==> build 44 <==
Design fir, start of the top module:
module fir(
	input			clk_100k,
	input			rst_n,
	input 	signed [8:0]	samp_in,
	output 	signed [8:0]	fir_out	
);
Settings: LEC_CHECK=0, CAP_MARGIN=30, CORE_MARGIN=2, CORE_UTILIZATION=21, GPL_TIMING_DRIVEN=0, MIN_ROUTING_LAYER=met2, SETUP_SLACK_MARGIN=2.64, SLEW_MARGIN=20; clock period 16.0 ns.
run.sh (not shown) runs the stock make flow with config.mk's settings and CLKGATE_MAP_FILE=.
==> build 38: changes against build 44 <==
==> flow/config.mk (replaced) <==
export PLATFORM = sky130hd
export DESIGN_NAME = fir
export DESIGN_NICKNAME = fir
export VERILOG_FILES = /design/flow/design.v
export SDC_FILE = /design/flow/constraint.sdc
export NUM_CORES = 4
export LEC_CHECK = 0
export ABC_AREA = 1
export CAP_MARGIN = 15
export CORE_MARGIN = 2
export CORE_UTILIZATION = 72
export CTS_CLUSTER_DIAMETER = 221
export SETUP_SLACK_MARGIN = 1.1
export SLEW_MARGIN = 20
==> flow/constraint.sdc (replaced) <==
create_clock -name core_clock -period 13.4 [get_ports {clk_100k}]
set_input_delay 2.6800 -clock core_clock [delete_from_list [all_inputs] [get_ports {clk_100k}]]
set_output_delay 2.6800 -clock core_clock [all_outputs]
set_load 0.01 [all_outputs]
==> trial 30: changes against build 44 <==
==> flow/config.mk (replaced) <==
export PLATFORM = sky130hd
export DESIGN_NAME = fir
export DESIGN_NICKNAME = fir
export VERILOG_FILES = /design/flow/design.v
export SDC_FILE = /design/flow/constraint.sdc
export NUM_CORES = 4
export LEC_CHECK = 0
export CAP_MARGIN = 35
export CORE_MARGIN = 5
export CORE_UTILIZATION = 40
export CTS_CLUSTER_DIAMETER = 393
export CTS_CLUSTER_SIZE = 99
export SETUP_SLACK_MARGIN = 0.85
export SLEW_MARGIN = 20
==> trial 95: changes against build 44 <==
==> flow/config.mk (replaced) <==
export PLATFORM = sky130hd
export DESIGN_NAME = fir
export DESIGN_NICKNAME = fir
export VERILOG_FILES = /design/flow/design.v
export SDC_FILE = /design/flow/constraint.sdc
export NUM_CORES = 4
export LEC_CHECK = 0
export ABC_AREA = 1
export CAP_MARGIN = 20
export CORE_MARGIN = 2
export CORE_UTILIZATION = 72
export MAX_ROUTING_LAYER = met4
export PLACE_DENSITY_LB_ADDON = 0.01
export SETUP_SLACK_MARGIN = 1.16
export SLEW_MARGIN = 20
==> flow/constraint.sdc (replaced) <==
create_clock -name core_clock -period 4.5 [get_ports {clk_100k}]
set_input_delay 0.9000 -clock core_clock [delete_from_list [all_inputs] [get_ports {clk_100k}]]
set_output_delay 0.9000 -clock core_clock [all_outputs]
set_load 0.01 [all_outputs]
==> results <==
- Of build 38 and trial 30, trial 30 has the higher sequential share of layout area (gap 0.65 points).
- Register-to-register slack, highest first: trial 30, build 44, build 38, trial 95.
- In area after synthesis, trial 30 and build 44 do not differ.
- Between trial 30 and build 38, the lower core utilization is in trial 30 (gap 41 points).
- Trial 30 completed without violations. Trial 95 completed, yet does not pass: setup timing. Build 38 ran to the end with violations: setup timing. Build 44 finished but failed the layout checks on setup timing.
- Critical path depth: trial 30 > build 44 > build 38 > trial 95.

* * *

==> inputs of tundra <==
==> flow/design.v <==
`timescale 1ns/1ps
module fir(
	input			clk_100k,
	input			rst_n,
	input 	signed [8:0]	samp_in,
	output 	signed [8:0]	fir_out	
);
wire	signed [15:0]	b[0:20];
reg	signed [8:0]	samp[0:20]; 
wire signed [24:0]	mult[0:20];
wire signed [33:0]	sum;
assign b[0] = 16'h0312;
assign b[1] = 16'h03F8;
assign b[2] = 16'h0694;
assign b[3] = 16'h0AAD;
assign b[4] = 16'h0FE6;
assign b[5] = 16'h15BC;
assign b[6] = 16'h1B9F;
assign b[7] = 16'h20F9;
assign b[8] = 16'h2539;
assign b[9] = 16'h27F6;
assign b[10] = 16'h28E9;
assign b[11] = 16'h27F6;
assign b[12] = 16'h2539;
assign b[13] = 16'h20F9;
assign b[14] = 16'h1B9F;
assign b[15] = 16'h15BC;
assign b[16] = 16'h0FE6;
assign b[17] = 16'h0AAD;
assign b[18] = 16'h0694;
assign b[19] = 16'h03F8;
assign b[20] = 16'h0312;
integer i;
always @(posedge clk_100k or negedge rst_n) begin
	if(!rst_n) begin
		for(i=20;i>=0;i=i-1)begin
			samp[i] <= 0;
		end
	end
	else begin  
		for(i=20;i>0;i=i-1)begin
			samp[i] <= samp[i-1];
		end
		samp[0] <= samp_in;
	end
end
genvar j;
for(j=0;j<=20;j=j+1)begin
	assign mult[j] = $signed(samp[j])*$signed(b[j]);
end
assign sum = mult[0]+mult[1]+mult[2]+mult[3]+mult[4]+mult[5]+mult[6]+mult[7]+mult[8]+mult[9]+mult[10]+mult[11]+mult[12]+mult[13]+mult[14]+mult[15]+mult[16]+mult[17]+mult[18]+mult[19]+mult[20];
assign fir_out = sum[24:16];
endmodule
==> flow/run.sh <==
#!/bin/bash
# the make line also repeats each setting of config.mk as NAME=value (left out here)
make -C /OpenROAD-flow-scripts/flow DESIGN_CONFIG=/design/flow/config.mk WORK_HOME=/design/flow/orfs CLKGATE_MAP_FILE= finish
==> flow/config.mk <==
export PLATFORM = sky130hd
export DESIGN_NAME = fir
export DESIGN_NICKNAME = fir
export VERILOG_FILES = /design/flow/design.v
export SDC_FILE = /design/flow/constraint.sdc
export NUM_CORES = 4
export LEC_CHECK = 0
export ABC_AREA = 1
export CAP_MARGIN = 20
export CELL_PAD_IN_SITES_DETAIL_PLACEMENT = 1
export CELL_PAD_IN_SITES_GLOBAL_PLACEMENT = 0
export CORE_ASPECT_RATIO = 1.35
export CORE_MARGIN = 2
export CORE_UTILIZATION = 17
export GPL_ROUTABILITY_DRIVEN = 0
export MAX_ROUTING_LAYER = met5
export PLACE_DENSITY = 0.66
export SETUP_SLACK_MARGIN = 2.34
export SLEW_MARGIN = 40
==> flow/constraint.sdc <==
create_clock -name core_clock -period 14.6 [get_ports {clk_100k}]
set_input_delay 2.9200 -clock core_clock [delete_from_list [all_inputs] [get_ports {clk_100k}]]
set_output_delay 2.9200 -clock core_clock [all_outputs]
set_load 0.01 [all_outputs]
==> violet: changes against tundra <==
- ABC_AREA: 1 -> unset
- CELL_PAD_IN_SITES_DETAIL_PLACEMENT: 1 -> unset
- CELL_PAD_IN_SITES_GLOBAL_PLACEMENT: 0 -> 1
- CORE_ASPECT_RATIO: 1.35 -> 0.5
- CORE_UTILIZATION: 17 -> 68
- CTS_CLUSTER_DIAMETER: unset -> 272
- CTS_CLUSTER_SIZE: unset -> 99
- MAX_ROUTING_LAYER: met5 -> unset
- MIN_ROUTING_LAYER: unset -> met1
- PLACE_DENSITY: 0.66 -> unset
- SETUP_SLACK_MARGIN: 2.34 -> unset
- SLEW_MARGIN: 40 -> 20
==> flow/constraint.sdc (replaced) <==
create_clock -name core_clock -period 19.7 [get_ports {clk_100k}]
set_input_delay 3.9400 -clock core_clock [delete_from_list [all_inputs] [get_ports {clk_100k}]]
set_output_delay 3.9400 -clock core_clock [all_outputs]
set_load 0.01 [all_outputs]
==> flow_summary_export.csv <==
group,metric,value,unit
status,outcome,"finished with violations",
status,so.violations,"setup timing",
timing,final.setup.worst_slack,-1120,ps
drt,met2_length,99900,um
cells_and_area,logic_area,44600,sq um
global_routing,grt_max_degree,76,
timing,setup_viol_count_final,9,
synth,aoi_share,0.0376,
cells_and_area,seqAreaFraction,0.0746,
[end of results for tundra]
==> flow_summary_export.csv <==
group,metric,value,unit
synth,synth-adder-area-share,0.688,
synth,aoi_share,0.0482,
worst_setup_path,slowest_stage,"fa_1",
worst_setup_path,reg2reg_slack,18570,ps
drt,met2_length,58900,um
cells_and_area,seqAreaFraction,0.0849,
clock_network,cts-root-buf,"clkbuf_16",
global_routing,grt_max_degree,78,
worst_setup_path,timing.critical_path.buf_inv,9,
cells_and_area,comb_cells,3204,
status,outcome,"finished clean",
timing,final.setup.worst_slack,2160,ps
timing,setup_viol_count_final,0,
cells_and_area,stdcell_area,55700,sq um
drt,drtPass1Iterations,5,
clock_network,cts_sinks,189,
[end of results for violet]
